**flow/config.mk**
```make
export PLATFORM = sky130hd
export DESIGN_NAME = URP_PCIE_RX_DATA_LINK_LAYER
export DESIGN_NICKNAME = URP_PCIE_RX_DATA_LINK_LAYER
export VERILOG_FILES = /design/flow/design.v
export SDC_FILE = /design/flow/constraint.sdc
export NUM_CORES = 4
export LEC_CHECK = 0
export CAP_MARGIN = 20
export CELL_PAD_IN_SITES_DETAIL_PLACEMENT = 1
export CORE_MARGIN = 4
export CORE_UTILIZATION = 68
export HOLD_SLACK_MARGIN = 0.19
export MAX_ROUTING_LAYER = met5
export PLACE_DENSITY = 0.9
export SETUP_SLACK_MARGIN = 2.59
export SLEW_MARGIN = 20
```
**flow/constraint.sdc**
```tcl
create_clock -name core_clock -period 21.0 [get_ports {clk}]
set_input_delay 4.2000 -clock core_clock [delete_from_list [all_inputs] [get_ports {clk}]]
set_output_delay 4.2000 -clock core_clock [all_outputs]
set_load 0.01 [all_outputs]
```
**flow/design.v**
```verilog
module URP_PCIE_CRC32_GEN
#(
    parameter   DATA_WIDTH              = 224,
    parameter   CRC_WIDTH               = 32
)
(
    input   wire    [DATA_WIDTH-1:0]    data_i,
    output  logic   [CRC_WIDTH-1:0]     checksum_o
);
    logic           [DATA_WIDTH-1:0]    dividend;
    logic           [CRC_WIDTH-1:0]     crc_temp;
    always_comb begin
        dividend                            = data_i;
        crc_temp                            = 32'h00000000;
        for (int unsigned i = 0; i < DATA_WIDTH; i = i + 1) begin
            if (crc_temp[CRC_WIDTH-1] != dividend[DATA_WIDTH-1]) begin
                crc_temp                        = (crc_temp << 1) ^ 32'h814141AB;
            end 
            else begin
                crc_temp                        = crc_temp << 1;
            end
            dividend                            = dividend << 1;
        end
    end
    assign  checksum_o                  = crc_temp;   
endmodule
module URP_PCIE_RX_DATA_LINK_LAYER (
    input   logic                   clk,
    input   logic                   rst_n,
    input   logic   [267:0]         tlp_data_i,  
    input   logic                   tlp_data_valid_i,  
    output  logic                   tlp_data_ready_o,  
    output  logic   [31:0]          dllp_o,  
    output  logic                   dllp_valid_o,  
    input   logic                   dllp_read_i,  
    output  logic   [223:0]         tlp_data_o,  
    output  logic                   tlp_data_valid_o,  
    input   logic                   tlp_data_ready_i  
);
    logic [31:0]                lcrc_computed;       
    logic [31:0]                lcrc_received;       
    logic                       lcrc_valid;          
    logic [11:0]                sequence_number;     
    logic [11:0]                sequence_expected;   
    logic                       nak_scheduled_flag; 
    logic                       ack_scheduled_flag;
    logic [31:0]                dllp_data_gen;       
    logic lcrc_valid_o;
    logic [267:0] tlp_data_with_crc;
    logic [235:0] tlp_data_no_crc;
    logic [223:0] tlp_data_reg;
    logic valid;
    URP_PCIE_CRC32_GEN #(
        .DATA_WIDTH(236),   
        .CRC_WIDTH(32)      
    ) lcrc_gen (
        .data_i(tlp_data_i[267:32]),  
        .checksum_o(lcrc_computed)                     
    );
    always_comb begin
        lcrc_valid = 1'b1;
        lcrc_received = tlp_data_i[31:0];   
        if (lcrc_computed == lcrc_received) begin
            lcrc_valid = 1'b1;  
        end else begin
            lcrc_valid = 1'b0;
        end
    end
    always_ff @(posedge clk or negedge rst_n) begin
        if (!rst_n) begin
            sequence_expected <= 12'b0;   
            ack_scheduled_flag <= 1'b0;  
            nak_scheduled_flag <= 1'b0;  
            tlp_data_reg <= 223'b0;
            valid <= 1'b0;
            sequence_number <= 12'b0;
        end else if ( tlp_data_valid_i == lcrc_valid ) begin
            sequence_number = tlp_data_i[267:256];  
            if (sequence_number > sequence_expected) begin
                nak_scheduled_flag <= 1'b1;   
                ack_scheduled_flag <= 1'b0;   
                valid <= 1'b0;
            end else if (sequence_number < sequence_expected) begin
                nak_scheduled_flag <= 1'b0;   
                ack_scheduled_flag <= 1'b1;   
                valid <= 1'b1;
            end else if(sequence_number == sequence_expected) begin  
                tlp_data_reg <= tlp_data_i[255:32];
                valid <= 1'b1;
                sequence_expected <= sequence_expected + 1;  
            end
        end
    end
    always_ff @(posedge clk or negedge rst_n) begin
        if (!rst_n) begin
            dllp_data_gen <= 32'd0;
            dllp_valid_o <= 1'b0;
        end else if (tlp_data_valid_i && lcrc_valid) begin
            if (ack_scheduled_flag) begin  
                dllp_data_gen <= {20'b0,sequence_expected-1};  
                dllp_valid_o <= 1'b1;  
            end else if (nak_scheduled_flag) begin  
                dllp_data_gen <= {3'b0, 1'b1, 16'b0, sequence_expected};  
                dllp_valid_o <= 1'b1;  
            end else begin  
                dllp_valid_o <= 1'b0;  
            end
        end
    end
    assign tlp_data_o = tlp_data_reg;   
    assign tlp_data_valid_o = tlp_data_valid_i && lcrc_valid && valid;  
    assign tlp_data_ready_o = tlp_data_ready_i;  
    assign dllp_o = dllp_data_gen;
endmodule
```
**flow/run.sh**
```bash
#!/bin/bash
# the make line also repeats each setting of config.mk as NAME=value (left out here)
make -C /OpenROAD-flow-scripts/flow DESIGN_CONFIG=/design/flow/config.mk WORK_HOME=/design/flow/orfs CLKGATE_MAP_FILE= finish
```
==> deck_impl_summary.md, run 1 <==
Implementation Results

Run status
  – Result of the run: did not finish
  – Failing step: 3_5_place_dp
  – First Error: Error: detail_place.tcl, 38 bad optional access

Synthesis
  – Combinational family with the most area after synthesis: XOR/XNOR gates
  – Area fraction in and, or, nand and nor cells after synthesis: 8.32%
  – Aoi share: less than 1%
  – Tally of unique sky130hd cells used after synthesis: between 50 and 60
  – Post-Synthesis Mean Instance Area: 12.4 sq um
  – Count of mapped cells out of synthesis: 2949
  – Cells in synth_stat.txt: just under 3000
  – Combined area of all synthesized cells: 0.0366 sq mm
  – Yosys warning count: 2
  – Post-synth EDFFs: 0
  – XORs/XNORs by Area: 71.2%
  – Leading post-synthesis cells by instance count: sky130_fd_sc_hd__nand2_1, sky130_fd_sc_hd__xnor2_1, sky130_fd_sc_hd__xnor3_1
  – Post-Syn Nets: 3237
  – Post-synthesis mux area share: 0.335%
  – Area of the synthesized netlist per yosys stat: 0.0366 sq mm
  – Most instantiated flip-flop cell in the synthesis netlist: sky130_fd_sc_hd__dfrtp_1
  – Synth top area share: between 30% and 40%
  – Dominant cells by area after synthesis: sky130_fd_sc_hd__xnor3_1, sky130_fd_sc_hd__dfrtp_1, sky130_fd_sc_hd__xnor2_1
  – Seq/Total Area, Yosys: 17.4%
  – Adder-cell area share of the yosys netlist: less than 1%
  – Post-synthesis async set-or-reset flop share: 100%
  – Synth Register Bits: ~250
  – Cell type with the highest aggregate area in the netlist: sky130_fd_sc_hd__xnor3_1
  – Top cell type by instance count after synthesis: sky130_fd_sc_hd__nand2_1

Floorplanning
  – I/O pins: 532
  – Std-Cell Core Area: 0.0530 sq mm
  – Initial core utilization: 69.1%
  – Total die area: 0.0576 sq mm
  – Vertical extent of the die: 240 microns
  – Horizontal die size: 240 microns
  – Count of standard-cell rows: approximately 84

Placed design
  – Count of input and output buffers: ~530
  – Routability-driven placement congestion ratio: between 1 and 1.5
[stage by stage]
stage / area [sq um] / hold WS (ps) / setup slack [ps] / setup TNS [ps]
after global placement: 51800 / 448 / -2770 / -2770
after floorplan: 38800 / 462 / -928 / -928
==> inputs of run 2 (changes only) <==
Settings changed: CELL_PAD_IN_SITES_DETAIL_PLACEMENT 1 to default, CORE_ASPECT_RATIO from default to 1.36, CORE_MARGIN 4 to 2, CORE_UTILIZATION 68 to 72, CTS_CLUSTER_DIAMETER from default to 210, CTS_CLUSTER_SIZE from default to 98, HOLD_SLACK_MARGIN 0.19 to default, MAX_ROUTING_LAYER met5 to default, PLACE_DENSITY 0.9 to default, SETUP_SLACK_MARGIN 2.59 to default, TNS_END_PERCENT from default to 5.
Clock period 21.0 ns to 10.3 ns, I/O delays scaled along.
==> deck_impl_summary.md, run 2 <==
Implementation Results

Synthesis
  – Post-synthesis mux area share: 0.335% (unchanged)
  – Seq/Total Area, Yosys: 17.4% (unchanged)
  – Area fraction in and, or, nand and nor cells after synthesis: 8.32% (unchanged)
  – Aoi share: 0.749% (unchanged)
  – Post-Synthesis Mean Instance Area: 12.4 sq um (unchanged)
  – Post-synthesis async set-or-reset flop share: 100% (unchanged)
  – Most instantiated flip-flop cell in the synthesis netlist: sky130_fd_sc_hd__dfrtp_1
  – Adder-cell area share of the yosys netlist: 0.513% (unchanged)
  – Top cell type by instance count after synthesis: sky130_fd_sc_hd__nand2_1
  – Area of the synthesized netlist per yosys stat: 0.0366 sq mm (unchanged)
  – Combinational family with the most area after synthesis: XOR/XNOR gates
  – Cells in synth_stat.txt: 2949 (unchanged)
  – Leading post-synthesis cells by instance count: sky130_fd_sc_hd__nand2_1, sky130_fd_sc_hd__xnor2_1, sky130_fd_sc_hd__xnor3_1
  – Count of mapped cells out of synthesis: 2949 (unchanged)
  – Tally of unique sky130hd cells used after synthesis: 52 (unchanged)
  – Synth top area share: 33.4% (unchanged)
  – XORs/XNORs by Area: 71.2% (unchanged)
  – Cell type with the highest aggregate area in the netlist: sky130_fd_sc_hd__xnor3_1
  – Dominant cells by area after synthesis: sky130_fd_sc_hd__xnor3_1, sky130_fd_sc_hd__dfrtp_1, sky130_fd_sc_hd__xnor2_1
  – Combined area of all synthesized cells: 0.0366 sq mm (unchanged)
  – Post-Syn Nets: 3237 (unchanged)
  – Synth Register Bits: 254 (unchanged)
  – Yosys warning count: 2 (unchanged)
  – Post-synth EDFFs: 0 (unchanged)

Run status
  – First Error: [ERROR DPL-0038] Utilization greater than 100%, impossible to legalize
  – Failing step: 3_5_place_dp
  – Result of the run: did not finish

Placed design
  – Count of input and output buffers: 528 (unchanged)
  – Routability-driven placement congestion ratio: 1.11 (+7.8%)

Floorplanning
  – Initial core utilization: 72.7% (+3.6 points)
  – Count of standard-cell rows: 96 (+14%)
  – Vertical extent of the die: 267 microns (+11%)
  – Std-Cell Core Area: 0.0503 sq mm (-5.0%)
  – I/O pins: 532 (unchanged)
  – Horizontal die size: 197 microns (-18%)
  – Total die area: 0.0527 sq mm (-8.5%)
run 2: metrics by stage:
| stage | hold WS [ps] | setup slack [ps] |
|---|---|---|
| 2_1_floorplan | 462 | -7350 |
| 3_3_place_gp | 456 | -9120 |
==> inputs of run 3 (changes only) <==
Settings changed: ABC_AREA from default to 1, CORE_ASPECT_RATIO 1.36 to default, CTS_CLUSTER_DIAMETER 210 to 88, CTS_CLUSTER_SIZE 98 to 45, MAX_ROUTING_LAYER from default to met4, PLACE_DENSITY_LB_ADDON from default to 0.28, SLEW_MARGIN 20 to 40, TNS_END_PERCENT 5 to default.
Clock period 10.3 ns to 29.0 ns, I/O delays scaled along.
==> deck_impl_summary.md, run 3 <==
Implementation Results

Synthesis
  – Adder-cell area share of the yosys netlist: 0.516% (+0.0037 points)
  – Top cell type by instance count after synthesis: sky130_fd_sc_hd__xor2_1
  – Area fraction in and, or, nand and nor cells after synthesis: 29.8% (+21 points)
  – Synth Register Bits: 254 (unchanged)
  – Dominant cells by area after synthesis: sky130_fd_sc_hd__xor2_1, sky130_fd_sc_hd__dfrtp_1, sky130_fd_sc_hd__nand2_1
  – Combined area of all synthesized cells: 0.0363 sq mm (-0.71%)
  – Seq/Total Area, Yosys: 17.5% (+0.12 points)
  – Tally of unique sky130hd cells used after synthesis: 54 (+3.8%)
  – Count of mapped cells out of synthesis: 4349 (+47%)
  – Most instantiated flip-flop cell in the synthesis netlist: sky130_fd_sc_hd__dfrtp_1
  – Yosys warning count: 2 (unchanged)
  – Synth top area share: 25.7% (-7.6 points)
  – XORs/XNORs by Area: 43.2% (-28 points)
  – Post-synth EDFFs: 0 (unchanged)
  – Leading post-synthesis cells by instance count: sky130_fd_sc_hd__xor2_1, sky130_fd_sc_hd__nand2_1, sky130_fd_sc_hd__inv_1
  – Post-synthesis async set-or-reset flop share: 100% (unchanged)
  – Aoi share: 2.08% (+1.3 points)
  – Area of the synthesized netlist per yosys stat: 0.0363 sq mm (-0.71%)
  – Post-synthesis mux area share: 0.0310% (-0.30 points)
  – Post-Synthesis Mean Instance Area: 8.36 sq um (-33%)
  – Combinational family with the most area after synthesis: XOR/XNOR gates
  – Post-Syn Nets: 4637 (+43%)
  – Cell type with the highest aggregate area in the netlist: sky130_fd_sc_hd__xor2_1
  – Cells in synth_stat.txt: 4349 (+47%)

Placed design
  – Routability-driven placement congestion ratio: 1.04 (-5.6%)
  – Count of input and output buffers: 528 (unchanged)

Floorplanning
  – Vertical extent of the die: 229 microns (-14%)
  – I/O pins: 532 (unchanged)
  – Initial core utilization: 72.7% (about the same)
  – Total die area: 0.0523 sq mm (-0.74%)
  – Horizontal die size: 229 microns (+16%)
  – Count of standard-cell rows: 82 (-15%)
  – Std-Cell Core Area: 0.0500 sq mm (-0.72%)

Run status
  – First Error: [ERROR DPL-0038] Utilization greater than 100%, impossible to legalize
  – Failing step: 3_5_place_dp
  – Result of the run: did not finish
-- run 3: through the flow --
step	instance area, sq um	TNS, ps	setup WS (ps)	cells
floorplan	37900	-743220	-7980	4349
global placement	51700	-753560	-8330	6553
==> inputs of run 4 (changes only) <==
Settings changed: ABC_AREA 1 to default, CORE_UTILIZATION 72 to 40, CTS_CLUSTER_DIAMETER 88 to default, CTS_CLUSTER_SIZE 45 to default, MAX_ROUTING_LAYER met4 to default, PLACE_DENSITY_LB_ADDON 0.28 to default, SETUP_SLACK_MARGIN from default to 3.72, SLEW_MARGIN 40 to 20.
Clock period 29.0 ns to 28.6 ns, I/O delays scaled along.
==> deck_impl_summary.md, run 4 <==
Run Summary

Run status
  – Result of the run: timing/DRC/antenna clean

GRT
  – Initial antenna violation count: 0
  – Overflow left after global routing: 0
  – Number of global-route vias before repair: 25100
  – Wire length of the first global-routing pass: 176 mm
  – Maximum number of pins on one net before global-route repair: ~170
  – Total routing resource utilization after global routing: around a quarter

STA
  – Sum of negative setup slack: 0 ps
  – Setup violators final: 0
  – Slew Limit Fails: 0
  – RSZ-0062 raised after global routing: true
  – Worst Max-Slew Pin Slew: 938 ps
  – Worst slew slack as a fraction of its limit: 37.5%
  – Final hold violations: 0
  – Setup skew after layout: 39.9 ps
  – Min Clock Period, post-route: around 27000 ps
  – Fmax: 0.0368 GHz
  – Cycle use final: 94.9%

Synthesis
  – Cell type with the highest aggregate area in the netlist: sky130_fd_sc_hd__xnor3_1
  – Combinational family with the most area after synthesis: XOR/XNOR gates
  – Leading post-synthesis cells by instance count: sky130_fd_sc_hd__nand2_1, sky130_fd_sc_hd__xnor2_1, sky130_fd_sc_hd__xnor3_1
  – Yosys warning count: 2 (unchanged)
  – Top cell type by instance count after synthesis: sky130_fd_sc_hd__nand2_1
  – Synth Register Bits: 254 (unchanged)
  – Tally of unique sky130hd cells used after synthesis: 52 (-3.7%)
  – Post-Syn Nets: 3237 (-30%)
  – Synth top area share: 33.4% (+7.6 points)
  – Adder-cell area share of the yosys netlist: 0.513% (-0.0037 points)
  – Area fraction in and, or, nand and nor cells after synthesis: 8.32% (-21 points)
  – Post-synthesis async set-or-reset flop share: 100% (unchanged)
  – Count of mapped cells out of synthesis: 2949 (-32%)
  – Post-synthesis mux area share: 0.335% (+0.30 points)
  – Post-synth EDFFs: 0 (unchanged)
  – Cells in synth_stat.txt: 2949 (-32%)
  – Dominant cells by area after synthesis: sky130_fd_sc_hd__xnor3_1, sky130_fd_sc_hd__dfrtp_1, sky130_fd_sc_hd__xnor2_1
  – XORs/XNORs by Area: 71.2% (+28 points)
  – Most instantiated flip-flop cell in the synthesis netlist: sky130_fd_sc_hd__dfrtp_1
  – Aoi share: 0.749% (-1.3 points)
  – Combined area of all synthesized cells: 0.0366 sq mm (+0.71%)
  – Area of the synthesized netlist per yosys stat: 0.0366 sq mm (+0.71%)
  – Seq/Total Area, Yosys: 17.4% (-0.12 points)
  – Post-Synthesis Mean Instance Area: 12.4 sq um (+49%)

Setup path
  – Worst setup path endpoint: tlp_data_valid_o
  – Slowest CP cell: sky130_fd_sc_hd__xnor3_2
  – Critical register-to-register path startpoint: sequence_expected[5]
  – Family with the most delay on the worst path: XOR/XNOR gates
  – Number of cells traversed by the worst register-to-register path: 16
  – Critical R2R Capture: tlp_data_reg[20]
  – CP arrival: 21420 ps
  – R2r setup slk: 24430 ps
  – Maximum fanout encountered on the critical timing path: 6
  – First element of the critical path: tlp_data_i[265]
  – Required time of the worst setup path: 22880 ps
  – Critical Path End Type: primary output
  – Slowest Stage Delay on Critical Path: 590 ps
  – Critical Path Most Common Cell: sky130_fd_sc_hd__xnor3_2
  – Nature of the critical path startpoint: input port
  – Number of buffer and inverter stages on the critical path: 10
  – Type of the worst setup path: input port to primary output
  – CP Depth: about 45

Drt
  – Number of routed nets with antenna violations: 0
  – Pre-Repair DR Iteration Count: 5
  – WL per Instance: 24.4 microns
  – Number of design rule violations left after detail routing: 0
  – Initial DRC Count: between 1500 and 2000
  – Detailed Route WL: approximately 120 mm
  – Average via count per standard cell: 4.88
  – Total number of vias: 24400

Finish
  – Relative area change from synthesis to final layout: 36.7%
  – Count of filler cells inserted in the layout: 7589
  – Area used by sequential logic in the layout: between 0.006 and 0.007 sq mm
  – Non-Filler Cell Area, Final: 0.0500 sq mm
  – Logic cell area: 0.0325 sq mm
  – Final Net Count: 4100

Floorplanning
  – Std-Cell Core Area: 0.0903 sq mm (+81%)
  – Horizontal die size: 306 microns (+34%)
  – Count of standard-cell rows: 110 (+34%)
  – Initial core utilization: 40.5% (-32 points)
  – Total die area: 0.0939 sq mm (+80%)
  – I/O pins: 532 (unchanged)
  – Vertical extent of the die: 306 microns (+34%)

Placed design
  – Routability-driven placement congestion ratio: 0.893 (-15%)
  – Count of input and output buffers: 528 (unchanged)
  – Sum of net half-perimeters after detailed placement: approximately 100 mm
  – Area after DPL: 0.0462 sq mm

Clock network
  – Register clock-pin slew on the reported worst setup and hold paths: 50 ps
  – Clock tree from TritonCTS: done
  – Deepest clock path buffer count: 3
  – Clock network latency to the later pin of the worst-skew pair: 590 ps
  – Root cell of the clock tree: sky130_fd_sc_hd__clkbuf_16
  – Number of sinks on the clock net: 254
  – TritonCTS buffer count: 34
  – Maximum level of the CTS H-tree: 2

Run
  – Number of OpenROAD warnings: 37
  – Max Cap Violations: 0

Min path
  – Hold worst-path end: tlp_data_reg[149]
  – HP Class: flip-flop to flip-flop
  – Number of instances on the worst hold path: 2
  – Startpoint of the tightest hold check path: tlp_data_reg[149]
==> run 4: through the flow <==
| step | worst slack (ps) | cells | utilization, % | hold WS (ps) |
|---|---|---|---|---|
| floorplan | 3610 | 2949 | - | 462 |
| global placement | 353 | 4773 | 51.2 | 457 |
| detailed placement | 302 | 4773 | 51.2 | 462 |
| CTS | 1400 | 4974 | 54.8 | 475 |
| global route | 1050 | 5011 | 55.4 | 487 |
| finish | 1460 | 5012 | 55.4 | 468 |
==> run 4: cell type report <==
| cell class | count | share of cell area [%] |
|---|---|---|
| Multi-Input combinational cell | 2581 | 65.0 |
| Timing Repair Buffer | 921 | 17.0 |
| Sequential cell | 254 | 12.7 |
| Tap cell | 1176 | 2.94 |
| Clock buffer | 46 | 1.87 |
| Clock inverter | 13 | 0.285 |
| Inverter | 20 | 0.165 |
| Antenna cell | 1 | 0.00500 |
==> run 4: timing repair <==
item / CTS / global route
buffers inserted: 142 / 36
resized: 173 / 48
pin swaps: 92 / 40
endpoints found under the setup margin: 1 / 1
hold buffers: 0 / 0
==> run 4: routing by layer <==
layer | share of wire [%] | GRT usage [%] | vias to the layer above | routed length (microns)
li1 | - | - | 11400 | -
met1 | 43 | 35.1 | 12200 | 52300
met2 | 49 | 43.5 | 820 | 59500
met3 | 6.3 | 4.40 | 121 | 7700
met4 | 2.4 | 5.91 | 0 | 2880
met5 | 0 | 0 | - | 0
==> inputs of run 5 (changes only) <==
Settings changed: ABC_AREA from default to 0, CELL_PAD_IN_SITES_GLOBAL_PLACEMENT from default to 2, CORE_ASPECT_RATIO from default to 0.58, CORE_MARGIN 2 to 4, CORE_UTILIZATION 40 to 26, CTS_CLUSTER_DIAMETER from default to 36, GPL_ROUTABILITY_DRIVEN from default to 1, HOLD_SLACK_MARGIN from default to 0.12, PLACE_DENSITY_LB_ADDON from default to 0.27, SETUP_SLACK_MARGIN 3.72 to default, SLEW_MARGIN 20 to 0.
Clock period 28.6 ns to 43.2 ns, I/O delays scaled along.
==> deck_impl_summary.md, run 5 <==
Run Summary

Run status
  – Result of the run: timing/DRC/antenna clean

Clock network
  – Number of sinks on the clock net: 254 (unchanged)
  – Hold-fix buffers at CTS: 0 (unchanged)
  – Clock tree from TritonCTS: done
  – # resized after CTS: 0 (-100%)
  – Clock network latency to the later pin of the worst-skew pair: 640 ps (+50 ps)
  – Deepest clock path buffer count: 3 (unchanged)
  – Register clock-pin slew on the reported worst setup and hold paths: 40 ps (about the same)
  – TritonCTS buffer count: 52 (+53%)
  – Maximum level of the CTS H-tree: 2 (unchanged)
  – Number of buffers inserted to repair setup after CTS: 0 (-100%)
  – Root cell of the clock tree: sky130_fd_sc_hd__clkbuf_16

Finish
  – Relative area change from synthesis to final layout: 24.9%
  – Final Net Count: 3747 (-8.6%)
  – Count of filler cells inserted in the layout: 14000 (+84%)
  – Area used by sequential logic in the layout: 0.00636 sq mm (unchanged)
  – Logic cell area: 0.0297 sq mm (-8.6%)
  – Utilization of the core after routing: 32.8% (-23 points)
  – Fin cells: 5356 (+6.9%)

STA
  – Worst slew slack as a fraction of its limit: 22.4% (-15 points)
  – Setup skew after layout: 41.0 ps (+1.16 ps)
  – Cycle use final: 87.6% (-7.3 points)
  – Final hold violations: 0 (unchanged)
  – Worst Max-Slew Pin Slew: 1160 ps (+218 ps)
  – Fmax: 0.0264 GHz
  – Worst Setup Slack, final: 5350 ps (+3890 ps)
  – Sum of negative setup slack: 0 ps (unchanged)
  – Setup violators final: 0 (unchanged)
  – Slew Limit Fails: 0 (unchanged)
  – RSZ-0062 raised after global routing: false
  – Min Clock Period, post-route: 37850 ps

Setup path
  – Number of cells traversed by the worst register-to-register path: 17 (+1)
  – Critical R2R Capture: tlp_data_reg[125]
  – Critical register-to-register path startpoint: sequence_expected[5]
  – Worst setup path endpoint: tlp_data_valid_o
  – Family with the most delay on the worst path: XOR/XNOR gates
  – Critical Path Most Common Cell: sky130_fd_sc_hd__xnor3_2
  – Number of buffer and inverter stages on the critical path: 2 (-8)
  – R2r setup slk: 38440 ps (+14010 ps)
  – First element of the critical path: tlp_data_i[261]
  – Slowest Stage Delay on Critical Path: 1000 ps (+410 ps)
  – Slowest CP cell: sky130_fd_sc_hd__clkdlybuf4s50_1
  – CP arrival: 29210 ps (+7790 ps)
  – Nature of the critical path startpoint: input port
  – Critical Path End Type: primary output
  – Maximum fanout encountered on the critical timing path: 11 (+5)
  – Required time of the worst setup path: 34560 ps (+11680 ps)
  – CP Depth: 39 (-13%)
  – Type of the worst setup path: input port to primary output

GRT
  – Number of global-route vias before repair: 23800 (-5.2%)
  – Maximum number of pins on one net before global-route repair: 104 (-40%)
  – Initial antenna violation count: 6 (+6)
  – Wire length of the first global-routing pass: 197 mm (+12%)
  – Total routing resource utilization after global routing: 19.1% (-6.8 points)
  – Overflow left after global routing: 0 (unchanged)

Synthesis
  – Cells in synth_stat.txt: 2949 (unchanged)
  – Most instantiated flip-flop cell in the synthesis netlist: sky130_fd_sc_hd__dfrtp_1
  – Tally of unique sky130hd cells used after synthesis: 52 (unchanged)
  – Area fraction in and, or, nand and nor cells after synthesis: 8.32% (unchanged)
  – Post-Synthesis Mean Instance Area: 12.4 sq um (unchanged)
  – Post-synthesis mux area share: 0.335% (unchanged)
  – Dominant cells by area after synthesis: sky130_fd_sc_hd__xnor3_1, sky130_fd_sc_hd__dfrtp_1, sky130_fd_sc_hd__xnor2_1
  – XORs/XNORs by Area: 71.2% (unchanged)
  – Leading post-synthesis cells by instance count: sky130_fd_sc_hd__nand2_1, sky130_fd_sc_hd__xnor2_1, sky130_fd_sc_hd__xnor3_1
  – Seq/Total Area, Yosys: 17.4% (unchanged)
  – Combinational family with the most area after synthesis: XOR/XNOR gates
  – Aoi share: 0.749% (unchanged)
  – Synth top area share: 33.4% (unchanged)
  – Post-synthesis async set-or-reset flop share: 100% (unchanged)
  – Top cell type by instance count after synthesis: sky130_fd_sc_hd__nand2_1
  – Adder-cell area share of the yosys netlist: 0.513% (unchanged)
  – Yosys warning count: 2 (unchanged)
  – Area of the synthesized netlist per yosys stat: 0.0366 sq mm (unchanged)
  – Synth Register Bits: 254 (unchanged)
  – Post-Syn Nets: 3237 (unchanged)
  – Combined area of all synthesized cells: 0.0366 sq mm (unchanged)
  – Count of mapped cells out of synthesis: 2949 (unchanged)
  – Cell type with the highest aggregate area in the netlist: sky130_fd_sc_hd__xnor3_1
  – Post-synth EDFFs: 0 (unchanged)

Run
  – Max Cap Violations: 0 (unchanged)
  – Number of OpenROAD warnings: 31 (-16%)

Drt
  – Number of design rule violations left after detail routing: 0 (unchanged)
  – Initial DRC Count: 2040 (+15%)
  – Average via count per standard cell: 4.42 (-9.3%)
  – Total number of vias: 23700 (-3.0%)
  – WL per Instance: 26.9 microns (+10%)
  – Number of routed nets with antenna violations: 0 (unchanged)
  – Detailed Route WL: 144 mm (+18%)
  – Pre-Repair DR Iteration Count: 5 (unchanged)

Placed design
  – Routability-driven placement congestion ratio: 0.884 (-0.93%)
  – Sum of net half-perimeters after detailed placement: 121 mm (+21%)
  – Count of input and output buffers: 528 (unchanged)
  – Post-Place Setup Slack: 5740 ps (+5430 ps)
  – Placed instance count: 5259 (+10%)

Min path
  – Hold worst-path end: tlp_data_reg[54]
  – Startpoint of the tightest hold check path: tlp_data_reg[54]
  – Number of instances on the worst hold path: 2 (unchanged)
  – HP Class: flip-flop to flip-flop

Floorplanning
  – Count of standard-cell rows: 104 (-5.5%)
  – I/O pins: 532 (unchanged)
  – Std-Cell Core Area: 0.139 sq mm (+54%)
  – Total die area: 0.147 sq mm (+57%)
  – Vertical extent of the die: 294 microns (-4.2%)
  – Horizontal die size: 501 microns (+63%)
  – Initial core utilization: 26.3% (-14 points)
## run 5: per-layer routing
layer	global-route usage [%]	part of all wire, %	up-vias
met4	1.90	0.84	0
met1	31.1	52	12000
li1	-	-	10700
met3	6.11	9.8	61
met5	0	0	-
met2	24.5	37	891
## run 5: layout make-up
cell class	instances	share of cell area [%]
Sequential cell	254	13.9
Timing Repair Buffer	550	12.0
Clock inverter	27	0.753
Multi-Input combinational cell	2581	65.0
Tap cell	1855	5.08
Clock buffer	66	3.09
Inverter	20	0.181
Antenna cell	3	0.0164
## run 5: per-stage QoR
step / hold slack, ps / area, sq um
finish: 468 / 45700
global route: 489 / 45700
CTS: 476 / 45700
detailed placement: 462 / 43900
global placement: 457 / 43900
floorplan: 462 / 36600
==> inputs of run 6 (changes only) <==
Settings changed: ABC_AREA 0 to default, CAP_MARGIN 20 to 5, CELL_PAD_IN_SITES_GLOBAL_PLACEMENT 2 to default, CORE_ASPECT_RATIO 0.58 to default, CORE_MARGIN 4 to 2, CORE_UTILIZATION 26 to 70, CTS_CLUSTER_DIAMETER 36 to 95, CTS_CLUSTER_SIZE from default to 14, GPL_ROUTABILITY_DRIVEN 1 to default, HOLD_SLACK_MARGIN 0.12 to default, PLACE_DENSITY from default to 0.66, PLACE_DENSITY_LB_ADDON 0.27 to default, SLEW_MARGIN 0 to 20.
Clock period 43.2 ns to 14.9 ns, I/O delays scaled along.
==> deck_impl_summary.md, run 6 <==
Implementation Results

Synthesis
  – Yosys warning count: 2 (unchanged)
  – Synth top area share: 33.4% (unchanged)
  – Synth Register Bits: 254 (unchanged)
  – Adder-cell area share of the yosys netlist: 0.513% (unchanged)
  – Post-Syn Nets: 3237 (unchanged)
  – Top cell type by instance count after synthesis: sky130_fd_sc_hd__nand2_1
  – Count of mapped cells out of synthesis: 2949 (unchanged)
  – Aoi share: 0.749% (unchanged)
  – Post-synth EDFFs: 0 (unchanged)
  – Post-synthesis async set-or-reset flop share: 100% (unchanged)
  – Post-Synthesis Mean Instance Area: 12.4 sq um (unchanged)
  – Combinational family with the most area after synthesis: XOR/XNOR gates
  – Dominant cells by area after synthesis: sky130_fd_sc_hd__xnor3_1, sky130_fd_sc_hd__dfrtp_1, sky130_fd_sc_hd__xnor2_1
  – Area fraction in and, or, nand and nor cells after synthesis: 8.32% (unchanged)
  – Seq/Total Area, Yosys: 17.4% (unchanged)
  – Cell type with the highest aggregate area in the netlist: sky130_fd_sc_hd__xnor3_1
  – Most instantiated flip-flop cell in the synthesis netlist: sky130_fd_sc_hd__dfrtp_1
  – XORs/XNORs by Area: 71.2% (unchanged)
  – Leading post-synthesis cells by instance count: sky130_fd_sc_hd__nand2_1, sky130_fd_sc_hd__xnor2_1, sky130_fd_sc_hd__xnor3_1
  – Area of the synthesized netlist per yosys stat: 0.0366 sq mm (unchanged)
  – Post-synthesis mux area share: 0.335% (unchanged)
  – Combined area of all synthesized cells: 0.0366 sq mm (unchanged)
  – Tally of unique sky130hd cells used after synthesis: 52 (unchanged)
  – Cells in synth_stat.txt: 2949 (unchanged)

Placed design
  – Routability-driven placement congestion ratio: 1.06 (+20%)
  – Count of input and output buffers: 528 (unchanged)

Floorplanning
  – Total die area: 0.0541 sq mm (-63%)
  – Std-Cell Core Area: 0.0515 sq mm (-63%)
  – I/O pins: 532 (unchanged)
  – Initial core utilization: 71.0% (+45 points)
  – Vertical extent of the die: 233 microns (-21%)
  – Horizontal die size: 233 microns (-54%)
  – Count of standard-cell rows: 83 (-20%)

Run status
  – First Error: [ERROR DPL-0038] Utilization greater than 100%, impossible to legalize
  – Failing step: 3_5_place_dp
  – Result of the run: did not finish
-- run 6: stage by stage --
stage                   instance area (sq um)  setup TNS, ps  hold slack [ps]  instances  worst slack [ps]
after floorplan                         38800        -621650              462       2949             -4590
after global placement                  52200        -946840              448       5101             -6260
==> inputs of run 7 (changes only) <==
Settings changed: CAP_MARGIN 5 to 35, CELL_PAD_IN_SITES_DETAIL_PLACEMENT from default to 0, CELL_PAD_IN_SITES_GLOBAL_PLACEMENT from default to 3, CORE_MARGIN 2 to 4, CORE_UTILIZATION 70 to 15, CTS_CLUSTER_DIAMETER 95 to 109, CTS_CLUSTER_SIZE 14 to 78, GPL_ROUTABILITY_DRIVEN from default to 0, MIN_ROUTING_LAYER from default to met2, PLACE_DENSITY 0.66 to default, PLACE_DENSITY_LB_ADDON from default to 0.28, SETUP_SLACK_MARGIN from default to 4.93, TNS_END_PERCENT from default to 40.
Clock period 14.9 ns to 30.6 ns, I/O delays scaled along.
==> deck_impl_summary.md, run 7 <==
Run Summary

GRT
  – Maximum number of pins on one net before global-route repair: about 130
  – Number of global-route vias before repair: ~39000
  – Total routing resource utilization after global routing: 19.5%
  – Wire length of the first global-routing pass: ~220 mm
  – Overflow left after global routing: 0
  – Initial antenna violation count: 0

Synthesis
  – Synth Register Bits: 254 (unchanged)
  – Cells in synth_stat.txt: 2949 (unchanged)
  – Post-synthesis mux area share: 0.335% (unchanged)
  – Combinational family with the most area after synthesis: XOR/XNOR gates
  – Combined area of all synthesized cells: 0.0366 sq mm (unchanged)
  – Tally of unique sky130hd cells used after synthesis: 52 (unchanged)
  – Seq/Total Area, Yosys: 17.4% (unchanged)
  – Count of mapped cells out of synthesis: 2949 (unchanged)
  – Post-synthesis async set-or-reset flop share: 100% (unchanged)
  – Area of the synthesized netlist per yosys stat: 0.0366 sq mm (unchanged)
  – Yosys warning count: 2 (unchanged)
  – Top cell type by instance count after synthesis: sky130_fd_sc_hd__nand2_1
  – Leading post-synthesis cells by instance count: sky130_fd_sc_hd__nand2_1, sky130_fd_sc_hd__xnor2_1, sky130_fd_sc_hd__xnor3_1
  – Most instantiated flip-flop cell in the synthesis netlist: sky130_fd_sc_hd__dfrtp_1
  – Area fraction in and, or, nand and nor cells after synthesis: 8.32% (unchanged)
  – Post-Synthesis Mean Instance Area: 12.4 sq um (unchanged)
  – Cell type with the highest aggregate area in the netlist: sky130_fd_sc_hd__xnor3_1
  – Dominant cells by area after synthesis: sky130_fd_sc_hd__xnor3_1, sky130_fd_sc_hd__dfrtp_1, sky130_fd_sc_hd__xnor2_1
  – Post-Syn Nets: 3237 (unchanged)
  – Aoi share: 0.749% (unchanged)
  – Adder-cell area share of the yosys netlist: 0.513% (unchanged)
  – XORs/XNORs by Area: 71.2% (unchanged)
  – Synth top area share: 33.4% (unchanged)
  – Post-synth EDFFs: 0 (unchanged)

Drt
  – Total number of vias: 33000
  – Detailed Route WL: 167 mm
  – Number of routed nets with antenna violations: 0
  – WL per Instance: 23.8 microns
  – Number of design rule violations left after detail routing: 0
  – Average via count per standard cell: between 4 and 5
  – Initial DRC Count: 2176
  – Pre-Repair DR Iteration Count: 7

Setup path
  – CP arrival: 22280 ps
  – Maximum fanout encountered on the critical timing path: 6
  – Family with the most delay on the worst path: XOR/XNOR gates
  – Slowest CP cell: sky130_fd_sc_hd__xnor3_4
  – Critical Path Most Common Cell: sky130_fd_sc_hd__xnor3_2
  – Nature of the critical path startpoint: input port
  – Required time of the worst setup path: around 24000 ps
  – First element of the critical path: tlp_data_i[265]
  – Critical register-to-register path startpoint: sequence_expected[5]
  – CP Depth: 47
  – Slowest Stage Delay on Critical Path: 630 ps
  – R2r setup slk: 26460 ps
  – Type of the worst setup path: input port to primary output
  – Worst setup path endpoint: tlp_data_valid_o
  – Critical Path End Type: primary output
  – Critical R2R Capture: tlp_data_reg[99]
  – Number of buffer and inverter stages on the critical path: 11
  – Number of cells traversed by the worst register-to-register path: 16

Clock network
  – Maximum level of the CTS H-tree: 1
  – Deepest clock path buffer count: 3
  – Clock network latency to the later pin of the worst-skew pair: about 660 ps
  – Clock tree from TritonCTS: done
  – Root cell of the clock tree: sky130_fd_sc_hd__clkbuf_16
  – Number of sinks on the clock net: approximately 250
  – Register clock-pin slew on the reported worst setup and hold paths: about 80 ps
  – Hold-fix buffers at CTS: 0
  – TritonCTS buffer count: 23

STA
  – Worst Max-Slew Pin Slew: 859 ps
  – Worst slew slack as a fraction of its limit: 42.7%
  – Min Clock Period, post-route: between 20000 and 30000 ps
  – RSZ-0062 raised after global routing: true
  – Fmax: 0.0352 GHz
  – Sum of negative setup slack: 0 ps
  – Setup skew after layout: 38.5 ps
  – Cycle use final: 92.8%
  – Final hold violations: 0
  – Setup violators final: 0
  – Slew Limit Fails: 0

Placed design
  – Sum of net half-perimeters after detailed placement: 133 mm
  – Placed instance count: 6642
  – Count of input and output buffers: 528 (unchanged)

Floorplanning
  – I/O pins: 532 (unchanged)
  – Total die area: 0.252 sq mm (+370%)
  – Vertical extent of the die: 502 microns (+120%)
  – Horizontal die size: 502 microns (+120%)
  – Initial core utilization: 15.1% (-56 points)
  – Std-Cell Core Area: 0.243 sq mm (+370%)
  – Count of standard-cell rows: 181 (+120%)

Min path
  – Number of instances on the worst hold path: 2
  – HP Class: flip-flop to flip-flop
  – Startpoint of the tightest hold check path: tlp_data_reg[107]
  – Hold worst-path end: tlp_data_reg[107]

Run
  – Number of OpenROAD warnings: 46
  – Max Cap Violations: 0

Finish
  – Fin cells: 7037
  – Relative area change from synthesis to final layout: 45.0%
  – Final Net Count: 4054
  – Utilization of the core after routing: 21.8%

Run status
  – Result of the run: timing/DRC/antenna clean
==> run 7: area by class of cell <==
class	count	area [sq um]
flip-flops and latches	254	6360
diodes	52	130
clock inverters	18	272
multi-input cells	2582	33100
well taps	3202	4010
repair buffers	885	8560
fillers	26000	190000
clock buffers	24	579
inverters	20	82.6
==> run 7: what timing repair did <==
action | in CTS | in global routing
endpoints found under the setup margin | 1 | 1
gates cloned | 1 | 0
resized | 247 | 73
buffers inserted | 203 | 91
pin swaps | 130 | 57
endpoints found under the hold margin | 0 | 0
==> run 7: metal layers <==
layer	up-vias	routed length [microns]	part of all wire [%]	track usage [%]
li1	11300	-	-	-
met1	11700	0	0	-
met2	9876	88700	53	23.4
met3	228	74600	45	27.7
met4	16	3580	2.1	1.41
met5	-	611	0.36	1.97
==> run 7: per-stage QoR <==
stage / cell area (sq um) / setup slack (ps) / hold slack (ps)
finish: 53100 / 2200 / 480
detailed placement: 47600 / 679 / 461
floorplan: 38300 / 4810 / 462
global route: 52900 / 1650 / 499
global placement: 47600 / 679 / 459
CTS: 51600 / 2130 / 486
==> inputs of run 8 (changes only) <==
Settings changed: CAP_MARGIN 35 to 20, CELL_PAD_IN_SITES_GLOBAL_PLACEMENT 3 to default, CORE_MARGIN 4 to 2, CORE_UTILIZATION 15 to 44, CTS_CLUSTER_DIAMETER 109 to default, CTS_CLUSTER_SIZE 78 to 86, GPL_ROUTABILITY_DRIVEN 0 to default, PLACE_DENSITY_LB_ADDON 0.28 to 0.14, SETUP_SLACK_MARGIN 4.93 to 5.0, TNS_END_PERCENT 40 to default.
Clock period 30.6 ns to 36.4 ns, I/O delays scaled along.
==> deck_impl_summary.md, run 8 <==
Run Summary

Run status
  – Result of the run: timing/DRC/antenna clean

Synthesis
  – Yosys warning count: 2 (unchanged)
  – XORs/XNORs by Area: 71.2% (unchanged)
  – Dominant cells by area after synthesis: sky130_fd_sc_hd__xnor3_1, sky130_fd_sc_hd__dfrtp_1, sky130_fd_sc_hd__xnor2_1
  – Count of mapped cells out of synthesis: 2949 (unchanged)
  – Area of the synthesized netlist per yosys stat: 0.0366 sq mm (unchanged)
  – Area fraction in and, or, nand and nor cells after synthesis: 8.32% (unchanged)
  – Cell type with the highest aggregate area in the netlist: sky130_fd_sc_hd__xnor3_1
  – Synth top area share: 33.4% (unchanged)
  – Leading post-synthesis cells by instance count: sky130_fd_sc_hd__nand2_1, sky130_fd_sc_hd__xnor2_1, sky130_fd_sc_hd__xnor3_1
  – Post-synthesis async set-or-reset flop share: 100% (unchanged)
  – Post-synthesis mux area share: 0.335% (unchanged)
  – Post-synth EDFFs: 0 (unchanged)
  – Aoi share: 0.749% (unchanged)
  – Post-Synthesis Mean Instance Area: 12.4 sq um (unchanged)
  – Tally of unique sky130hd cells used after synthesis: 52 (unchanged)
  – Combined area of all synthesized cells: 0.0366 sq mm (unchanged)
  – Combinational family with the most area after synthesis: XOR/XNOR gates
  – Cells in synth_stat.txt: 2949 (unchanged)
  – Synth Register Bits: 254 (unchanged)
  – Adder-cell area share of the yosys netlist: 0.513% (unchanged)
  – Post-Syn Nets: 3237 (unchanged)
  – Top cell type by instance count after synthesis: sky130_fd_sc_hd__nand2_1
  – Seq/Total Area, Yosys: 17.4% (unchanged)
  – Most instantiated flip-flop cell in the synthesis netlist: sky130_fd_sc_hd__dfrtp_1

Floorplanning
  – Vertical extent of the die: 292 microns (-42%)
  – Count of standard-cell rows: 105 (-42%)
  – Initial core utilization: 44.5% (+29 points)
  – I/O pins: 532 (unchanged)
  – Horizontal die size: 292 microns (-42%)
  – Total die area: 0.0855 sq mm (-66%)
  – Std-Cell Core Area: 0.0822 sq mm (-66%)

Placed design
  – Sum of net half-perimeters after detailed placement: 97.8 mm (-26%)
  – Count of input and output buffers: 528 (unchanged)
  – Routability-driven placement congestion ratio: 1.00
  – Area after DPL: 0.0429 sq mm (-9.9%)

Min path
  – Hold worst-path end: tlp_data_reg[74]
  – HP Class: flip-flop to flip-flop
  – Number of instances on the worst hold path: 2 (unchanged)
  – Startpoint of the tightest hold check path: tlp_data_reg[74]

Setup path
  – Slowest Stage Delay on Critical Path: 580 ps (-50 ps)
  – Number of cells traversed by the worst register-to-register path: 16 (unchanged)
  – CP Depth: 45 (-4.3%)
  – Critical Path Most Common Cell: sky130_fd_sc_hd__xnor3_2
  – Number of buffer and inverter stages on the critical path: 8 (-3)
  – Slowest CP cell: sky130_fd_sc_hd__clkdlybuf4s50_1
  – Maximum fanout encountered on the critical timing path: 7 (+1)
  – Nature of the critical path startpoint: input port
  – Family with the most delay on the worst path: XOR/XNOR gates
  – CP arrival: 23980 ps (+1700 ps)
  – Critical register-to-register path startpoint: sequence_expected[5]
  – Required time of the worst setup path: 29120 ps (+4640 ps)
  – Critical R2R Capture: tlp_data_reg[3]
  – R2r setup slk: 32220 ps (+5760 ps)
  – Worst setup path endpoint: tlp_data_valid_o
  – First element of the critical path: tlp_data_i[250]
  – Critical Path End Type: primary output
  – Type of the worst setup path: input port to primary output

Finish
  – Relative area change from synthesis to final layout: 33.1%
  – Final Net Count: 3942 (-2.8%)
  – Utilization of the core after routing: 59.2% (+37 points)
  – Non-Filler Cell Area, Final: 0.0487 sq mm (-8.2%)

STA
  – Worst slack on hold paths: 474 ps (-5.77 ps)
  – Min Clock Period, post-route: 31260 ps
  – RSZ-0062 raised after global routing: false
  – Fmax: 0.0320 GHz
  – Setup skew after layout: 19.8 ps (-18.7 ps)
  – Worst slew slack as a fraction of its limit: 33.6% (-9.1 points)
  – Sum of negative setup slack: 0 ps (unchanged)
  – Cycle use final: 85.9% (-6.9 points)
  – Worst Max-Slew Pin Slew: 996 ps (+137 ps)
  – Final hold violations: 0 (unchanged)
  – Slew Limit Fails: 0 (unchanged)
  – Setup violators final: 0 (unchanged)

GRT
  – Number of global-route vias before repair: 38000 (-3.0%)
  – Wire length of the first global-routing pass: 179 mm (-20%)
  – Initial antenna violation count: 0 (unchanged)
  – Maximum number of pins on one net before global-route repair: 173 (+38%)
  – Total routing resource utilization after global routing: 42.7% (+23 points)
  – Overflow left after global routing: 0 (unchanged)

Drt
  – Total number of vias: 33400 (+1.2%)
  – Average via count per standard cell: 7.04 (+50%)
  – Initial DRC Count: 3977 (+83%)
  – Number of routed nets with antenna violations: 0 (unchanged)
  – Pre-Repair DR Iteration Count: 6 (-1)
  – WL per Instance: 26.5 microns (+11%)
  – Number of design rule violations left after detail routing: 0 (unchanged)
  – Detailed Route WL: 126 mm (-25%)

Clock network
  – Clock network latency to the later pin of the worst-skew pair: 590 ps (-70 ps)
  – Maximum level of the CTS H-tree: 2 (+1)
  – Root cell of the clock tree: sky130_fd_sc_hd__clkbuf_16
  – Deepest clock path buffer count: 3 (unchanged)
  – Number of sinks on the clock net: 254 (unchanged)
  – Register clock-pin slew on the reported worst setup and hold paths: 50 ps (-30 ps)
  – TritonCTS buffer count: 34 (+48%)
  – Clock tree from TritonCTS: done

Run
  – Number of OpenROAD warnings: 34 (-26%)
  – Max Cap Violations: 0 (unchanged)
## run 8: final cells by class
cell class                 instances  area [sq um]
sequential                       254          6360
tap                             1070          1340
multi-input combinational       2582         32700
inverter                          20          82.6
clock buffer                      47           961
antenna                            4          10.0
fill                            6585         33500
clock inverter                    12           100
timing repair buffer             762          7200
## run 8: per-layer routing
| layer | track usage (%) | vias to the layer above | part of all wire [%] |
|---|---|---|---|
| met2 | 51.0 | 10200 | 50 |
| met4 | 6.05 | 73 | 6.7 |
| li1 | - | 11000 | - |
| met3 | 56.7 | 827 | 41 |
| met5 | 22.2 | - | 2.0 |
| met1 | - | 11400 | 0 |
## run 8: per-stage QoR
step           setup WS [ps]  cells
2_1_floorplan           6960   2949
3_3_place_gp            2520   4463
3_5_place_dp            2450   4463
4_1_cts                 5010   4607
5_1_grt                 4880   4747
6_report                5140   4751
## run 8: repair_timing
action / in CTS / in global routing
hold buffers: 0 / 0
setup endpoints to repair: 1 / 1
resized: 314 / 208
cloned: 1 / 0
pin swaps: 72 / 94
setup buffers: 84 / 140
==> inputs of run 9 (changes only) <==
Settings changed: CELL_PAD_IN_SITES_GLOBAL_PLACEMENT from default to 3, CORE_MARGIN 2 to 9, CORE_UTILIZATION 44 to 65, CTS_CLUSTER_DIAMETER from default to 109, CTS_CLUSTER_SIZE 86 to 78, GPL_ROUTABILITY_DRIVEN from default to 0, PLACE_DENSITY_LB_ADDON 0.14 to default, SETUP_SLACK_MARGIN 5.0 to -1.45.
Clock period 36.4 ns to 34.1 ns, I/O delays scaled along.
==> deck_impl_summary.md, run 9 <==
Implementation Results

Synthesis
  – Yosys warning count: 2 (unchanged)
  – Count of mapped cells out of synthesis: 2949 (unchanged)
  – Post-Synthesis Mean Instance Area: 12.4 sq um (unchanged)
  – Post-synthesis async set-or-reset flop share: 100% (unchanged)
  – Top cell type by instance count after synthesis: sky130_fd_sc_hd__nand2_1
  – Combinational family with the most area after synthesis: XOR/XNOR gates
  – Post-synth EDFFs: 0 (unchanged)
  – Adder-cell area share of the yosys netlist: 0.513% (unchanged)
  – Area of the synthesized netlist per yosys stat: 0.0366 sq mm (unchanged)
  – XORs/XNORs by Area: 71.2% (unchanged)
  – Cells in synth_stat.txt: 2949 (unchanged)
  – Area fraction in and, or, nand and nor cells after synthesis: 8.32% (unchanged)
  – Synth Register Bits: 254 (unchanged)
  – Post-synthesis mux area share: 0.335% (unchanged)
  – Seq/Total Area, Yosys: 17.4% (unchanged)
  – Aoi share: 0.749% (unchanged)
  – Leading post-synthesis cells by instance count: sky130_fd_sc_hd__nand2_1, sky130_fd_sc_hd__xnor2_1, sky130_fd_sc_hd__xnor3_1
  – Cell type with the highest aggregate area in the netlist: sky130_fd_sc_hd__xnor3_1
  – Synth top area share: 33.4% (unchanged)
  – Post-Syn Nets: 3237 (unchanged)
  – Dominant cells by area after synthesis: sky130_fd_sc_hd__xnor3_1, sky130_fd_sc_hd__dfrtp_1, sky130_fd_sc_hd__xnor2_1
  – Tally of unique sky130hd cells used after synthesis: 52 (unchanged)
  – Combined area of all synthesized cells: 0.0366 sq mm (unchanged)
  – Most instantiated flip-flop cell in the synthesis netlist: sky130_fd_sc_hd__dfrtp_1

Floorplanning
  – Count of standard-cell rows: 86 (-18%)
  – Horizontal die size: 255 microns (-13%)
  – Vertical extent of the die: 255 microns (-13%)
  – Std-Cell Core Area: 0.0554 sq mm (-33%)
  – Total die area: 0.0652 sq mm (-24%)
  – Initial core utilization: 66.0% (+22 points)

Run status
  – First Error: [ERROR GPL-0301] Utilization 112.652 % exceeds 100%.
  – Failing step: 3_1_place_gp_skip_io
  – Result of the run: did not finish
==> inputs of run 10 (changes only) <==
Settings changed: ABC_AREA from default to 1, CELL_PAD_IN_SITES_DETAIL_PLACEMENT 0 to default, CELL_PAD_IN_SITES_GLOBAL_PLACEMENT 3 to default, CORE_MARGIN 9 to 2, CORE_UTILIZATION 65 to 64, CTS_CLUSTER_DIAMETER 109 to 269, CTS_CLUSTER_SIZE 78 to 99, GPL_ROUTABILITY_DRIVEN 0 to default, MIN_ROUTING_LAYER met2 to default, SETUP_SLACK_MARGIN -1.45 to default, TNS_END_PERCENT from default to 25.
Clock period 34.1 ns to 24.0 ns, I/O delays scaled along.
==> deck_impl_summary.md, run 10 <==
Implementation Results

Floorplanning
  – Horizontal die size: 242 microns (-5.1%)
  – Initial core utilization: 64.6% (-1.5 points)
  – Vertical extent of the die: 242 microns (-5.1%)
  – I/O pins: 532
  – Std-Cell Core Area: 0.0563 sq mm (+1.6%)
  – Total die area: 0.0587 sq mm (-9.9%)
  – Count of standard-cell rows: 87 (+1.2%)

Synthesis
  – Area of the synthesized netlist per yosys stat: 0.0363 sq mm (-0.71%)
  – Post-synthesis async set-or-reset flop share: 100% (unchanged)
  – Cells in synth_stat.txt: 4349 (+47%)
  – Synth Register Bits: 254 (unchanged)
  – XORs/XNORs by Area: 43.2% (-28 points)
  – Most instantiated flip-flop cell in the synthesis netlist: sky130_fd_sc_hd__dfrtp_1
  – Yosys warning count: 2 (unchanged)
  – Count of mapped cells out of synthesis: 4349 (+47%)
  – Post-Synthesis Mean Instance Area: 8.36 sq um (-33%)
  – Tally of unique sky130hd cells used after synthesis: 54 (+3.8%)
  – Dominant cells by area after synthesis: sky130_fd_sc_hd__xor2_1, sky130_fd_sc_hd__dfrtp_1, sky130_fd_sc_hd__nand2_1
  – Combinational family with the most area after synthesis: XOR/XNOR gates
  – Adder-cell area share of the yosys netlist: 0.516% (+0.0037 points)
  – Combined area of all synthesized cells: 0.0363 sq mm (-0.71%)
  – Seq/Total Area, Yosys: 17.5% (+0.12 points)
  – Cell type with the highest aggregate area in the netlist: sky130_fd_sc_hd__xor2_1
  – Synth top area share: 25.7% (-7.6 points)
  – Post-Syn Nets: 4637 (+43%)
  – Area fraction in and, or, nand and nor cells after synthesis: 29.8% (+21 points)
  – Post-synthesis mux area share: 0.0310% (-0.30 points)
  – Post-synth EDFFs: 0 (unchanged)
  – Leading post-synthesis cells by instance count: sky130_fd_sc_hd__xor2_1, sky130_fd_sc_hd__nand2_1, sky130_fd_sc_hd__inv_1
  – Top cell type by instance count after synthesis: sky130_fd_sc_hd__xor2_1
  – Aoi share: 2.08% (+1.3 points)

Run status
  – First Error: [ERROR DPL-0038] Utilization greater than 100%, impossible to legalize
  – Result of the run: did not finish
  – Failing step: 4_1_cts

Placed design
  – Area after DPL: just over 0.05 sq mm
  – Count of input and output buffers: 528
  – Sum of net half-perimeters after detailed placement: between 100 and 150 mm
  – Routability-driven placement congestion ratio: 0.963
  – Post-Place Setup Slack: -14140 ps
[run 10: through the flow]
step                      std cells  hold WS (ps)
after detailed placement       6646           466
after global placement         6646           460
after floorplan                4349           480
==> inputs of run 11 (changes only) <==
Settings changed: ABC_AREA 1 to default, CORE_UTILIZATION 64 to 23, CTS_CLUSTER_DIAMETER 269 to default, CTS_CLUSTER_SIZE 99 to default, TNS_END_PERCENT 25 to default.
Clock period 24.0 ns to 33.7 ns, I/O delays scaled along.
==> deck_impl_summary.md, run 11 <==
Run Summary

Min path
  – Hold worst-path end: tlp_data_reg[179]
  – HP Class: flip-flop to flip-flop
  – Startpoint of the tightest hold check path: tlp_data_reg[179]
  – Number of instances on the worst hold path: 2

Floorplanning
  – Vertical extent of the die: 403 microns (+66%)
  – Std-Cell Core Area: 0.158 sq mm (+180%)
  – I/O pins: 532 (unchanged)
  – Initial core utilization: 23.1% (-41 points)
  – Count of standard-cell rows: 146 (+68%)
  – Total die area: 0.162 sq mm (+180%)
  – Horizontal die size: 403 microns (+66%)

STA
  – Setup skew after layout: ~19 ps
  – Worst slew slack as a fraction of its limit: about a third
  – RSZ-0062 raised after global routing: false
  – Slew Limit Fails: 0
  – Final hold violations: 0
  – Sum of negative setup slack: 0 ps
  – Fmax: 0.0308 GHz
  – Setup violators final: 0
  – Cycle use final: a little under 100%
  – Min Clock Period, post-route: 32460 ps
  – Worst slack on hold paths: roughly 470 ps
  – Worst Max-Slew Pin Slew: 982 ps

Synthesis
  – Yosys warning count: 2 (unchanged)
  – Cells in synth_stat.txt: 2949 (-32%)
  – Count of mapped cells out of synthesis: 2949 (-32%)
  – Synth Register Bits: 254 (unchanged)
  – Tally of unique sky130hd cells used after synthesis: 52 (-3.7%)
  – Top cell type by instance count after synthesis: sky130_fd_sc_hd__nand2_1
  – Synth top area share: 33.4% (+7.6 points)
  – Dominant cells by area after synthesis: sky130_fd_sc_hd__xnor3_1, sky130_fd_sc_hd__dfrtp_1, sky130_fd_sc_hd__xnor2_1
  – Aoi share: 0.749% (-1.3 points)
  – Post-synthesis mux area share: 0.335% (+0.30 points)
  – Post-Syn Nets: 3237 (-30%)
  – Combinational family with the most area after synthesis: XOR/XNOR gates
  – Post-Synthesis Mean Instance Area: 12.4 sq um (+49%)
  – Cell type with the highest aggregate area in the netlist: sky130_fd_sc_hd__xnor3_1
  – XORs/XNORs by Area: 71.2% (+28 points)
  – Post-synth EDFFs: 0 (unchanged)
  – Area of the synthesized netlist per yosys stat: 0.0366 sq mm (+0.71%)
  – Most instantiated flip-flop cell in the synthesis netlist: sky130_fd_sc_hd__dfrtp_1
  – Post-synthesis async set-or-reset flop share: 100% (unchanged)
  – Area fraction in and, or, nand and nor cells after synthesis: 8.32% (-21 points)
  – Seq/Total Area, Yosys: 17.4% (-0.12 points)
  – Combined area of all synthesized cells: 0.0366 sq mm (+0.71%)
  – Leading post-synthesis cells by instance count: sky130_fd_sc_hd__nand2_1, sky130_fd_sc_hd__xnor2_1, sky130_fd_sc_hd__xnor3_1
  – Adder-cell area share of the yosys netlist: 0.513% (-0.0037 points)

Setup path
  – Critical register-to-register path startpoint: sequence_expected[5]
  – Critical R2R Capture: tlp_data_reg[101]
  – Slowest CP cell: sky130_fd_sc_hd__xor3_1
  – Worst setup path endpoint: tlp_data_valid_o
  – Number of cells traversed by the worst register-to-register path: 17
  – CP arrival: 25720 ps
  – Family with the most delay on the worst path: XOR/XNOR gates
  – Critical Path Most Common Cell: sky130_fd_sc_hd__xnor3_1
  – Nature of the critical path startpoint: input port
  – Type of the worst setup path: input port to primary output
  – First element of the critical path: tlp_data_i[263]
  – Maximum fanout encountered on the critical timing path: 13
  – Critical Path End Type: primary output
  – CP Depth: 38
  – Number of buffer and inverter stages on the critical path: 2
  – Required time of the worst setup path: 26960 ps
  – Slowest Stage Delay on Critical Path: approximately 950 ps
  – R2r setup slk: between 20000 and 30000 ps

GRT
  – Initial antenna violation count: 5
  – Wire length of the first global-routing pass: 185 mm
  – Number of global-route vias before repair: 24400
  – Overflow left after global routing: 0
  – Maximum number of pins on one net before global-route repair: 88
  – Total routing resource utilization after global routing: 15.9%

Run
  – Max Cap Violations: 0
  – Number of OpenROAD warnings: 28

Placed design
  – Routability-driven placement congestion ratio: 0.902 (-6.3%)
  – Sum of net half-perimeters after detailed placement: 110 mm (-5.0%)
  – Count of input and output buffers: 528 (unchanged)

Drt
  – Initial DRC Count: 1787
  – Number of routed nets with antenna violations: 0
  – Number of design rule violations left after detail routing: 0
  – Total number of vias: 23700
  – Average via count per standard cell: 4.28
  – WL per Instance: 23.9 microns
  – Pre-Repair DR Iteration Count: 5
  – # diodes: 0
  – Detailed Route WL: 132 mm

Clock network
  – Maximum level of the CTS H-tree: 2
  – Deepest clock path buffer count: 3
  – TritonCTS buffer count: 34
  – Hold-fix buffers at CTS: 0
  – Register clock-pin slew on the reported worst setup and hold paths: 50 ps
  – Clock network latency to the later pin of the worst-skew pair: 600 ps
  – Number of buffers inserted to repair setup after CTS: 0
  – Number of sinks on the clock net: 254
  – Clock tree from TritonCTS: done
  – # resized after CTS: 0
  – Root cell of the clock tree: sky130_fd_sc_hd__clkbuf_16

Run status
  – Result of the run: timing/DRC/antenna clean

Finish
  – Relative area change from synthesis to final layout: 23.6%
  – Final Net Count: 3726
==> run 11: layout make-up <==
| class | instances | area (sq um) |
|---|---|---|
| tap | 2072 | 2590 |
| fill | 16300 | 113000 |
| timing repair buffer | 547 | 5430 |
| sequential | 254 | 6360 |
| inverter | 20 | 82.6 |
| clock buffer | 45 | 922 |
| multi-input combinational | 2581 | 29700 |
| clock inverter | 13 | 153 |
==> run 11: layer usage <==
layer	part of all wire, %	vias to the layer above	track usage, %
met3	9.0	131	4.19
li1	-	10700	-
met2	45	1032	25.5
met1	43	11900	21.0
met4	3.0	8	4.49
met5	0.18	-	0.892
==> run 11: metrics by stage <==
stage          instances  utilization, %  setup slack (ps)  area, sq um
6_report            5532            28.6              1240        45200
5_1_grt             5532            28.6               574        45200
2_1_floorplan       2949               -              5340        36600
3_5_place_dp        5474            27.9              1290        44200
4_1_cts             5532            28.6              1220        45200
3_3_place_gp        5474            27.9              1410        44200
==> inputs of run 12 (changes only) <==
Settings changed: CORE_UTILIZATION 23 to 56, SETUP_SLACK_MARGIN from default to -1.63.
Clock period 33.7 ns to 22.5 ns, I/O delays scaled along.
==> deck_impl_summary.md, run 12 <==
Run Summary

Drt
  – Pre-Repair DR Iteration Count: 5 (unchanged)
  – WL per Instance: 22.7 microns (-5.0%)
  – Detailed Route WL: 122 mm (-7.9%)
  – Number of design rule violations left after detail routing: 0 (unchanged)
  – Number of routed nets with antenna violations: 0 (unchanged)
  – Initial DRC Count: 2071 (+16%)
  – Total number of vias: 27700 (+17%)

STA
  – Worst Setup Slack, final: -1950 ps (-3190 ps)
  – Cycle use final: 109% (+12 points)
  – Setup violators final: 1 (+1)
  – Setup skew after layout: 32.7 ps (+14.1 ps)
  – Fmax: 0.0409 GHz
  – Slew Limit Fails: 0 (unchanged)

Synthesis
  – Seq/Total Area, Yosys: 17.4% (unchanged)
  – Post-Syn Nets: 3237 (unchanged)
  – Count of mapped cells out of synthesis: 2949 (unchanged)
  – Combinational family with the most area after synthesis: XOR/XNOR gates
  – Post-synth EDFFs: 0 (unchanged)
  – Aoi share: 0.749% (unchanged)
  – Adder-cell area share of the yosys netlist: 0.513% (unchanged)
  – Combined area of all synthesized cells: 0.0366 sq mm (unchanged)
  – Post-synthesis async set-or-reset flop share: 100% (unchanged)
  – Area fraction in and, or, nand and nor cells after synthesis: 8.32% (unchanged)
  – Synth Register Bits: 254 (unchanged)
  – Leading post-synthesis cells by instance count: sky130_fd_sc_hd__nand2_1, sky130_fd_sc_hd__xnor2_1, sky130_fd_sc_hd__xnor3_1
  – XORs/XNORs by Area: 71.2% (unchanged)
  – Yosys warning count: 2 (unchanged)
  – Post-synthesis mux area share: 0.335% (unchanged)

Floorplanning
  – Count of standard-cell rows: 93 (-36%)
  – I/O pins: 532 (unchanged)
  – Std-Cell Core Area: 0.0646 sq mm (-59%)

Setup path
  – Critical R2R Capture: tlp_data_reg[99]
  – Critical register-to-register path startpoint: sequence_expected[5]
  – Number of buffer and inverter stages on the critical path: 7 (+5)
  – Required time of the worst setup path: 18000 ps (-8960 ps)
  – Family with the most delay on the worst path: XOR/XNOR gates
  – Worst setup path endpoint: tlp_data_valid_o
  – Maximum fanout encountered on the critical timing path: 4 (-9)
  – Critical Path Most Common Cell: sky130_fd_sc_hd__xnor3_1
  – Critical Path End Type: primary output
  – Nature of the critical path startpoint: input port
  – Slowest CP cell: sky130_fd_sc_hd__clkdlybuf4s50_1
  – CP Depth: 44 (+16%)

Finish
  – Relative area change from synthesis to final layout: 43.2%
  – Final Net Count: 4770 (+28%)
  – Fin cells: 5363 (-3.1%)
  – Utilization of the core after routing: 81.1% (+53 points)

Run status
  – Layout Check Fails: negative setup slack
  – Result of the run: complete, but fails checks

Clock network
  – TritonCTS buffer count: 34 (unchanged)
  – Register clock-pin slew on the reported worst setup and hold paths: 50 ps (about the same)
  – Root cell of the clock tree: sky130_fd_sc_hd__clkbuf_16
  – Clock tree from TritonCTS: done
  – Deepest clock path buffer count: 3 (unchanged)

GRT
  – Initial antenna violation count: 2 (-3)
  – Wire length of the first global-routing pass: 179 mm (-3.1%)
  – Number of global-route vias before repair: 29400 (+20%)
  – Met1 track utilization from global routing: 46.6% (+26 points)

Placed design
  – Count of input and output buffers: 528 (unchanged)
  – Placed instance count: 5290 (-3.4%)

Run
  – Number of OpenROAD warnings: 35 (+25%)
  – Max Cap Violations: 0 (unchanged)
run 12: final cells by class:
class	instances	area, sq um
tap	855	1070
clock buffer	49	1030
sequential	254	6360
inverter	20	80.1
timing repair buffer	1591	13400
antenna	2	5.00
fill	3908	12200
clock inverter	11	126
multi-input combinational	2581	30300
run 12: repair_timing:
item | 4_1_cts | 5_1_grt
hold endpoints to repair | 0 | 0
pin swaps | 7 | 24
endpoints found under the setup margin | 1 | 1
gates resized | 43 | 93
setup buffers | 2 | 9
run 12: layer usage:
metal  part of all wire [%]  up-vias  wire length [microns]
met1                     40    13700                  48100
met3                    8.6      191                  10500
li1                       -    12700                      -
met2                     49     1068                  59400
met4                    2.9        0                   3550
met5                      0        -                      0
run 12: stage by stage:
stage / cell area [sq um] / hold WS (ps) / setup TNS (ps)
global placement: 50500 / 458 / -2540
finish: 52400 / 475 / -1950
CTS: 51900 / 474 / -2250
global route: 52400 / 495 / -2270
floorplan: 36600 / 462 / -1380
detailed placement: 50500 / 461 / -2770
